// x_corr
module x_corr #(parameter xi_bits = 12,
                parameter xq_bits = 12,
                parameter yi_bits = 12,
                parameter yq_bits = 12,
                parameter i_bits = 31,
                parameter q_bits = 31,
                parameter length = 102,
                parameter length_counter_bits = 7,
                parameter out_max_bits = 62
                )
   (input clk,
    input                              rst,
    output                             s_axis_tready,
    input [xi_bits - 1:0]              xi,
    input [xq_bits - 1:0]              xq,
    input [yi_bits - 1:0]              yi,
    input [yq_bits - 1:0]              yq,
    input                              m_axis_tvalid,
    input                              m_axis_tready,
    output [out_max_bits - 1:0]        out_max,
    output [length_counter_bits - 1:0] index,
    output                             s_axis_tvalid
    );
   wire                                s_axis_product_tvalid;
   wire                                m_axis_x_tvalid;
   wire                                m_axis_y_tvalid;
   wire                                m_axis_product_tready;
   wire signed [31 - 1:0] i;
   wire signed [31 - 1:0] q;
   assign m_axis_x_tvalid = m_axis_tvalid;
   assign m_axis_y_tvalid = m_axis_tvalid;
   assign m_axis_product_tready = s_axis_tready;
   dot_prod_pip #(.xi_bits(12),
                  .xq_bits(12),
                  .yi_bits(12),
                  .yq_bits(12),
                  .i_bits(31),
                  .q_bits(31),
                  .dot_length(100),
                  .dot_length_counter_bits(7),
                  .sum_i_bits(31),
                  .sum_q_bits(31)
                  ) dp_x_corr (.clk(clk),
                               .rst(rst),
                               .m_axis_product_tready(m_axis_product_tready),
  ...
Size: about 13000 cells after synthesis, ~690 flip-flops, ~120 I/O pins, roughly 120000 um2 of cells after synthesis.
clock: 6.76 ns
lec_check: 0
cap_margin: 30
core_margin: 2
core_utilization: 71
cts_cluster_diameter: 57
setup_slack_margin: -0.45
slew_margin: 20
run.sh (not shown) runs the stock make flow with config.mk's settings and CLKGATE_MAP_FILE=.
The baseline finished but fails on setup timing.
Edit:
CAP_MARGIN = 20   (was 30)
CORE_UTILIZATION = 19   (was 71)
CTS_CLUSTER_DIAMETER = unset   (was 57)
SETUP_SLACK_MARGIN = unset   (was -0.45)
clock period = 9.08 ns   (was 6.76 ns; I/O delays follow)
Result:
- The new run completed without violations
- wire length decreases by 12%
- total power drops by 31%
- synthesized cell count does not change
- worst setup slack gains 1.7 ns
- first-iteration DRC count went down by 37%
- utilization falls by 64 points
- synthesized area stays the same
- via count goes down by 13%
- global-route usage drops by 32 points
Edit:
CORE_UTILIZATION = 58   (was 19)
clock period = 6.9 ns   (was 9.08 ns; I/O delays follow)
After rerunning: This time the run completed, yet does not pass: setup timing. Final area went up by a little under a tenth. Die size shrinks by well over a third. First-iteration DRC count came out higher by a few percent. Sequential share of layout area drops by 0.73 points. Via count rises by a little under a tenth.
Edit:
ABC_AREA = 1   (was unset)
CORE_UTILIZATION = 72   (was 58)
CTS_CLUSTER_DIAMETER = 398   (was unset)
CTS_CLUSTER_SIZE = 100   (was unset)
TNS_END_PERCENT = 10   (was unset)
clock period = 2.02 ns   (was 6.9 ns; I/O delays follow)
The new run aborted during global routing, error GRT-0232.
Synthesized area came out higher by 9.1%.
Die area is lower by 12%.
Synthesized cell count rises by 32%.
Edit:
ABC_AREA = unset   (was 1)
CORE_UTILIZATION = 55   (was 72)
CTS_CLUSTER_DIAMETER = unset   (was 398)
TNS_END_PERCENT = unset   (was 10)
clock period = 5.67 ns   (was 2.02 ns; I/O delays follow)
Outcome:
- Now the flow produced a layout that fails on setup timing
- synthesized area shrinks by 8.3%
- synthesized cell count drops by 24%
- die size came out higher by 20%
Edit:
CORE_UTILIZATION = 40   (was 55)
CTS_CLUSTER_SIZE = unset   (was 100)
clock period = 10.0 ns   (was 5.67 ns; I/O delays follow)
This time the run finished with timing, DRC and antenna clean.
Global-route usage fell by 11 points.
Power fell by 52%.
Via count fell by 9.8%.
Count of clock-buffer cells in the layout rose by 14.
Routed wire length fell by 12%.
Sequential cell count stays the same.
Cell area fell by 12%.
Worst setup slack gets better by 3.2 ns.
Worst hold slack gets worse by 0.0065 ns.
Combinational power fell by 56%.
Area after synthesis stays the same.

---

## pepper
Starting RTL as in the previous note.
Settings: LEC_CHECK=0, ABC_AREA=0, CAP_MARGIN=20, CELL_PAD_IN_SITES_DETAIL_PLACEMENT=0, CELL_PAD_IN_SITES_GLOBAL_PLACEMENT=3, CORE_ASPECT_RATIO=1.6, CORE_MARGIN=2, CORE_UTILIZATION=44, CTS_CLUSTER_DIAMETER=97, GPL_ROUTABILITY_DRIVEN=0, PLACE_DENSITY_LB_ADDON=0.24, SLEW_MARGIN=5, TNS_END_PERCENT=10; clock period 9.79 ns.
## Diff of input files: sierra against pepper
- GPL_ROUTABILITY_DRIVEN no longer set, was 0
- CORE_UTILIZATION now 40, was 44
- SLEW_MARGIN now 20, was 5
- CELL_PAD_IN_SITES_GLOBAL_PLACEMENT no longer set, was 3
- CTS_CLUSTER_DIAMETER no longer set, was 97
- TNS_END_PERCENT no longer set, was 10
- CORE_ASPECT_RATIO no longer set, was 1.6
- PLACE_DENSITY_LB_ADDON no longer set, was 0.24
- CELL_PAD_IN_SITES_DETAIL_PLACEMENT no longer set, was 0
- ABC_AREA no longer set, was 0
- the clock period (ns, I/O delays scaled along) now 9.08, was 9.79
Notes after the runs:
- No stage failed in sierra, and the final checks on the layout all came back clean.
- Instance tally after logic synthesis essentially unchanged between sierra and pepper.
- pepper -> sierra: average instance area after synthesis delta 0, exact match
- End point of the critical path = arg_max_xc.q_square[47]: sierra; end point of the critical path = arg_max_xc.i_square[45]: pepper
- On clock skew, pepper loses to sierra.
- The higher number of search-and-repair iterations in the first detailed-routing pass of pepper and sierra is in sierra.
- Going from pepper to sierra, the die span in y was found to have gone down by 17%.
- Comparing achievable frequency for pepper and sierra, the smaller number came from pepper.
- The internal power in sierra was higher than what pepper gave.
What willow does differently from sierra at the input level:
- CORE_UTILIZATION changed from 40 to 72
- PLACE_DENSITY_LB_ADDON newly set to 0.2
- SETUP_SLACK_MARGIN newly set to -0.38
- the clock period (ns, I/O delays scaled along) changed from 9.08 to 5.2
Findings:
- willow did not finish; a tool error ended it in global routing (5_1_grt).
- The lower site row count came out of willow.
- [compare] base=sierra new=willow: width of the die now sits lower; post-cts gate resize count now sits higher; number of buffers inserted to repair setup after CTS now sits higher; initial core utilization now sits higher.
Power is estimated from default activity; no workload was simulated.
